try-violet:
// top_module
module top_module (
    clk,
    rst,
    X,
    n,
    start,
    Y,
    valid,
    ready,
    overflow,
    error
);
input clk, rst, start;
input [7:0] X;
input [2:0] n;
output valid, ready, overflow, error;
output [31:0] Y;
wire flush,load,controller_inuse;
assign error = 1'b0;
datapath dp( .clk(clk),
             .rst(rst),
             .flush(flush),
             .load(load),
             .x(X),
             .n(n), 
             .controller_inuse(controller_inuse), 
             .result(Y), 
             .valid(valid), 
             .ready(ready), 
             .ov_flag(overflow)
            );
controller ctrl( .clk(clk), 
                 .rst(rst), 
                 .start(start), 
                 .ready(ready), 
                 .error(error), 
                 .ov_flag(overflow), 
                 .flush(flush), 
                 .load(load), 
                 .controller_inuse(controller_inuse)
                );
endmodule
Size in the first run: about 280 flip-flops, ~50 I/O pins.
make LEC_CHECK=0 CAP_MARGIN=20 CORE_MARGIN=2 CORE_UTILIZATION=40 SLEW_MARGIN=20 finish   # period 15.0 ns
run.sh (not shown) runs the stock make flow with config.mk's settings and CLKGATE_MAP_FILE=.
try-violet ran to completion and came out clean on the timing, design-rule and antenna checks.
--- input diff try-violet..try-raven ---
diff --git a/flow/config.mk b/flow/config.mk
--- a/flow/config.mk
+++ b/flow/config.mk
@@ -10 +10,4 @@
-export CORE_UTILIZATION = 40
+export CORE_UTILIZATION = 55
+export CTS_CLUSTER_SIZE = 29
+export HOLD_SLACK_MARGIN = 0.3
+export SETUP_SLACK_MARGIN = 1.47
==> flow/constraint.sdc <==
create_clock -name core_clock -period 7.6 [get_ports {clk}]
set_input_delay 1.5200 -clock core_clock [delete_from_list [all_inputs] [get_ports {clk}]]
set_output_delay 1.5200 -clock core_clock [all_outputs]
set_load 0.01 [all_outputs]
### Flow results
The layout from try-raven, despite a flow that completed every stage, fails the layout checks, with the failing checks listed as negative setup slack.
The global routing met3 resource utilization of try-raven exceeds that of try-violet by 1.4 points.
try-raven ended with more post-route cell area than try-violet.
Post-DP HPWL on try-raven is behind try-violet.
try-raven vs try-violet — overall routing resource usage rose 12 points.
On utilization: try-raven sits above try-violet.
try-raven contains more vias than try-violet.
Relative to try-violet, slew at the pin closest to its max-slew limit decreased by 0.019 ns in try-raven.
[compare] base=try-violet new=try-raven: wire length now sits higher, net total in the final layout now sits higher, die size decreased by about 27% relative to the old numbers, setup slack shows a reduction of 4.53 ns.
## Diff of input files: try-amber against try-raven
diff --git a/flow/config.mk b/flow/config.mk
--- a/flow/config.mk
+++ b/flow/config.mk
@@ -10,3 +10 @@
-export CORE_UTILIZATION = 55
-export CTS_CLUSTER_SIZE = 29
-export HOLD_SLACK_MARGIN = 0.3
+export CORE_UTILIZATION = 45
==> comparison <==
- Diff try-raven -> try-amber: sequential share of layout area about even; ratio of final minimum period to clock period rose 3.0 points.
- Final-layout fill cell count is lower on try-raven
- None of the runs try-raven and try-amber ends with a clean layout.
- The flow completed for try-raven, but it is not clean: the layout still shows negative setup slack.
- Diff try-raven -> try-amber | die outline area | up by more than 10%
- Comparing core utilization before placement for try-raven and try-amber, the smaller number came from try-amber.
- Relative to try-raven, the design area measured on try-amber has increased slightly.
- Layout overhead on the synthesized area ends up lower on try-raven.
- Logic area: try-amber > try-raven
What try-nickel does differently from try-amber at the input level:
diff --git a/flow/config.mk b/flow/config.mk
--- a/flow/config.mk
+++ b/flow/config.mk
@@ -10,2 +10 @@
-export CORE_UTILIZATION = 45
-export SETUP_SLACK_MARGIN = 1.47
+export CORE_UTILIZATION = 65
==> flow/constraint.sdc <==
create_clock -name core_clock -period 12.3 [get_ports {clk}]
set_input_delay 2.4600 -clock core_clock [delete_from_list [all_inputs] [get_ports {clk}]]
set_output_delay 2.4600 -clock core_clock [all_outputs]
set_load 0.01 [all_outputs]
The final report for try-nickel shows a completed flow and a layout that fails verification, specifically negative setup slack.
Least setup slack across all paths after layout, try-nickel and try-amber, higher one = try-nickel.
try-nickel vs. try-amber: post-CTS setup buffer count lower; per-cell routed wire length higher; signed area change from the synthesized netlist to the final layout lower; cell count lower.

## run 1
Starting RTL as in the previous note.
Design top_module, start of the top module:
module top_module (
    clk,
    rst,
    X,
    n,
    start,
    Y,
    valid,
    ready,
    overflow,
    error
);
clock: 14.5 ns
lec_check: 0
cap_margin: 20
core_margin: 2
core_utilization: 40
slew_margin: 20
Modified inputs, run 2 compared to run 1
--- a/flow/config.mk
+++ b/flow/config.mk
@@ -10 +10,3 @@
-export CORE_UTILIZATION = 40
+export CORE_UTILIZATION = 55
+export CTS_CLUSTER_SIZE = 28
+export SETUP_SLACK_MARGIN = -0.56
==> flow/constraint.sdc <==
create_clock -name core_clock -period 7.6 [get_ports {clk}]
set_input_delay 1.5200 -clock core_clock [delete_from_list [all_inputs] [get_ports {clk}]]
set_output_delay 1.5200 -clock core_clock [all_outputs]
set_load 0.01 [all_outputs]
Notes after the runs:
Complete run, failing final checks: run 2, reason setup timing.
Going from run 1 to run 2, the final period utilization was found to have gone up by 65 points.
Run 2 gives more non-clock buffer count than run 1 did.
Relative to run 1, the logic depth of the worst path, buffers included of run 2 is higher by 2.
Of the two candidates, run 1 has the better HPWL after detailed placement and run 2 the worse one.
Modified inputs, run 3 compared to run 2
--- a/flow/config.mk
+++ b/flow/config.mk
@@ -7,0 +8 @@
+export ABC_AREA = 1
@@ -10,3 +11,3 @@
-export CORE_UTILIZATION = 55
-export CTS_CLUSTER_SIZE = 28
-export SETUP_SLACK_MARGIN = -0.56
+export CORE_UTILIZATION = 72
+export CTS_CLUSTER_SIZE = 72
+export PLACE_DENSITY_LB_ADDON = 0.01
==> flow/constraint.sdc <==
create_clock -name core_clock -period 10.7 [get_ports {clk}]
set_input_delay 2.1400 -clock core_clock [delete_from_list [all_inputs] [get_ports {clk}]]
set_output_delay 2.1400 -clock core_clock [all_outputs]
set_load 0.01 [all_outputs]
Notes after the runs:
- Cmp run 3 and run 2 / period utilization / lower: run 3
- Re routed length on met1: run 3 is 860 um down on run 2.
- Re die area: run 3 and run 2 aren't equal, and the lower value belongs to run 3.
- Compared with run 2, run 3 shows wire length higher by 28000 um.
- Looking at post-route cell area, run 3 sits 2.6% below run 2.
- Non-clock buffer count (run 3 vs. run 2) decreases by more than 10%
- Although it ran to completion, run 3 produced a layout that fails the final checks because of setup timing.
- Delta (run 3 minus run 2): violation tally from detailed-route iteration zero shows an increase of 110%.
Relative to run 3, the following input files were edited for run 4:
--- a/flow/config.mk
+++ b/flow/config.mk
@@ -8 +7,0 @@
-export ABC_AREA = 1
@@ -9,0 +9 @@
+export CELL_PAD_IN_SITES_DETAIL_PLACEMENT = 2
@@ -11,2 +11,2 @@
-export CORE_UTILIZATION = 72
-export CTS_CLUSTER_SIZE = 72
+export CORE_UTILIZATION = 40
+export MAX_ROUTING_LAYER = met4
==> flow/constraint.sdc <==
create_clock -name core_clock -period 15.0 [get_ports {clk}]
set_input_delay 3.0000 -clock core_clock [delete_from_list [all_inputs] [get_ports {clk}]]
set_output_delay 3.0000 -clock core_clock [all_outputs]
set_load 0.01 [all_outputs]
### Flow results
Comparing run 4 and run 3, the lower number of buffers added by the clock tree synthesis step is on run 3. Total global routing track utilization (higher): run 3. Run 3 completed end to end; final checks failed (setup timing). Run 4 finished every stage and its layout cleared the timing, design-rule and antenna checks. When the final numbers for run 4 and run 3 were put side by side, the area fraction in xor and xnor cells turned out to be smaller in run 3. The core of run 4 is less densely filled than that of run 3. Note that the pin count of the biggest net entering global routing recorded for run 3 amounts to 0.869 times the value seen in run 4. Via count went down by more than 10% going from run 3 to run 4. Compared with run 3, run 4 improves setup slack after layout. Compared with run 3, in run 4 worst hold slack went down by 0.011 ns, relative area change from synthesis to final layout went down by 9.4 points.
Modified inputs, run 5 compared to run 4
--- a/flow/config.mk
+++ b/flow/config.mk
@@ -9 +8,0 @@
-export CELL_PAD_IN_SITES_DETAIL_PLACEMENT = 2
@@ -11,2 +10 @@
-export CORE_UTILIZATION = 40
-export MAX_ROUTING_LAYER = met4
+export CORE_UTILIZATION = 72
==> flow/constraint.sdc <==
create_clock -name core_clock -period 11.7 [get_ports {clk}]
set_input_delay 2.3400 -clock core_clock [delete_from_list [all_inputs] [get_ports {clk}]]
set_output_delay 2.3400 -clock core_clock [all_outputs]
set_load 0.01 [all_outputs]
[summary]
The layout from run 5, despite a flow that completed every stage, fails the layout checks, with the failing checks listed as setup timing.
When run 5 is set beside run 4, its total number of vias turns out to be 8.0% larger.
Run 5 has sequential share of cell area below what run 4 had.
Between run 4 and run 5, the chip area is lower for run 5.
[compare] base=run 4 new=run 5: starting utilization of the core area now sits higher; sum of met2 wire segment lengths after detailed routing has decreased.
Between run 4 and run 5, the final hold slack does not differ in any meaningful way.
On area of combinational cells with multiple inputs: between run 4 and run 5, it ends up higher for run 5.
Run 5 vs run 4 on non-clock buffer count: run 5 is the higher one.
[inputs] run 6 vs run 5
--- a/flow/config.mk
+++ b/flow/config.mk
@@ -10,2 +10 @@
-export CORE_UTILIZATION = 72
-export PLACE_DENSITY_LB_ADDON = 0.01
+export CORE_UTILIZATION = 29
==> flow/constraint.sdc <==
create_clock -name core_clock -period 14.5 [get_ports {clk}]
set_input_delay 2.9000 -clock core_clock [delete_from_list [all_inputs] [get_ports {clk}]]
set_output_delay 2.9000 -clock core_clock [all_outputs]
set_load 0.01 [all_outputs]
Findings:
- Run 6 has completed all stages; timing, DRC and antenna checks passed.
- Of run 6 and run 5, the higher area added between synthesis and finish belongs to run 5.
- Non-clock buffer count in the final layout for run 6: 84% down relative to run 5
- Core utilization, run 6 and run 5: smaller value in run 6
- Between run 6 and run 5, it is run 6 whose sequential share of layout area is higher, by 0.76 points.
- For run 5, the slowest stage cell on the critical path was sky130_fd_sc_hd__fa_1, unlike run 6, where it was sky130_fd_sc_hd__dfrtp_2.
- For horizontal extent of the die, dividing the value from run 5 by the value from run 6 gives 0.64.
- Re critical path buffer and inverter count: run 6 and run 5 aren't equal, and the lower value belongs to run 6.
- [compare] base=run 5 new=run 6: hold slack decreased by 0.0072 ns relative to the old numbers; count of clock-buffer cells in the layout increased by 16 relative to the old numbers.
